==> flow/design.v <==
`timescale 1ns / 1ps
module pid_controller(
    input  logic        clk,
    input  logic        rst_n,
    input  logic [15:0] setpoint,
    input  logic [15:0] feedback,
    input  logic [15:0] Kp,
    input  logic [15:0] Ki,
    input  logic [15:0] Kd,
    input  logic [15:0] clk_prescaler,
    output logic [15:0] control_signal
);
    logic signed [16:0]  error_s;         
    logic signed [16:0]  prev_error_s;
    logic signed [31:0]  integral_s;      
    logic signed [31:0]  derivative_s;
    logic [15:0] clk_divider;
    logic        sampling_flag;
    logic signed [31:0] kp_mul, ki_mul;
    logic signed [31:0] kd_mul;
    logic signed [31:0] control_calc;
    always_ff @(posedge clk or negedge rst_n) begin
        if (!rst_n) begin
            clk_divider    <= 16'h0000;
            sampling_flag  <= 1'b0;
        end else if (clk_divider == clk_prescaler) begin
            clk_divider    <= 16'h0000;
            sampling_flag  <= 1'b1;
        end else begin
            clk_divider    <= clk_divider + 16'd1;
            sampling_flag  <= 1'b0;
        end
    end
    always_comb begin
        error_s = $signed({1'b0, setpoint}) - $signed({1'b0, feedback});
        kp_mul = $signed({1'b0, Kp}) * error_s;
        ki_mul = $signed({1'b0, Ki}) * error_s;
        kd_mul = $signed({1'b0, Kd}) * (error_s - prev_error_s);
        control_calc = kp_mul + integral_s + kd_mul;
    end
    always_ff @(posedge clk or negedge rst_n) begin
        if (!rst_n) begin
            prev_error_s   <= '0;
            integral_s     <= '0;
            derivative_s   <= '0;
            control_signal <= 16'h0000;
        end else if (sampling_flag) begin
            integral_s   <= integral_s + ki_mul;
            derivative_s <= kd_mul;
            control_signal <= control_calc[15:0];
            prev_error_s <= error_s;
        end
    end
endmodule
`timescale 1ns/1ps
module top (
  input  logic        clk,
  input  logic        rst_n,
  input  logic [15:0] setpoint,
  input  logic [15:0] feedback,
  input  logic [15:0] Kp,
  input  logic [15:0] Ki,
  input  logic [15:0] Kd,
  input  logic [15:0] clk_prescaler,
  output logic [15:0] control_signal
);
  pid_controller u_dut (
    .clk(clk),
    .rst_n(rst_n),
    .setpoint(setpoint),
    .feedback(feedback),
    .Kp(Kp),
    .Ki(Ki),
    .Kd(Kd),
    .clk_prescaler(clk_prescaler),
    .control_signal(control_signal)
  );
endmodule
==> flow/config.mk <==
export PLATFORM = sky130hd
export DESIGN_NAME = top
export DESIGN_NICKNAME = top
export VERILOG_FILES = /design/flow/design.v
export SDC_FILE = /design/flow/constraint.sdc
export NUM_CORES = 4
export LEC_CHECK = 0
export ABC_AREA = 1
export CAP_MARGIN = 40
export CELL_PAD_IN_SITES_GLOBAL_PLACEMENT = 2
export CORE_ASPECT_RATIO = 1.57
export CORE_MARGIN = 10
export CORE_UTILIZATION = 40
export CTS_CLUSTER_DIAMETER = 165
export CTS_CLUSTER_SIZE = 26
export GPL_ROUTABILITY_DRIVEN = 0
export GPL_TIMING_DRIVEN = 0
export MAX_ROUTING_LAYER = met4
export MIN_ROUTING_LAYER = met1
export PLACE_DENSITY_LB_ADDON = 0.15
export SETUP_SLACK_MARGIN = 0.78
export SLEW_MARGIN = 0
export TNS_END_PERCENT = 45
==> flow/constraint.sdc <==
create_clock -name core_clock -period 10.9 [get_ports {clk}]
set_input_delay 2.1800 -clock core_clock [delete_from_list [all_inputs] [get_ports {clk}]]
set_output_delay 2.1800 -clock core_clock [all_outputs]
set_load 0.01 [all_outputs]
run.sh (not shown) runs the stock make flow with config.mk's settings and CLKGATE_MAP_FILE=.
The starting point ran to the end with no violations.
Then changed:
==> flow/config.mk (replaced) <==
export PLATFORM = sky130hd
export DESIGN_NAME = top
export DESIGN_NICKNAME = top
export VERILOG_FILES = /design/flow/design.v
export SDC_FILE = /design/flow/constraint.sdc
export NUM_CORES = 4
export LEC_CHECK = 0
export CAP_MARGIN = 20
export CORE_MARGIN = 2
export CORE_UTILIZATION = 13
export SLEW_MARGIN = 20
==> flow/constraint.sdc (replaced) <==
create_clock -name core_clock -period 13.6 [get_ports {clk}]
set_input_delay 2.7200 -clock core_clock [delete_from_list [all_inputs] [get_ports {clk}]]
set_output_delay 2.7200 -clock core_clock [all_outputs]
set_load 0.01 [all_outputs]
What happened:
- The changed run went through all stages and came out clean
- sequential cell count is unchanged
- cell area came out lower by a few percent
- first-iteration DRC count went down by roughly a tenth
- worst setup slack gets better by 0.042 ns
- critical path depth drops by 2
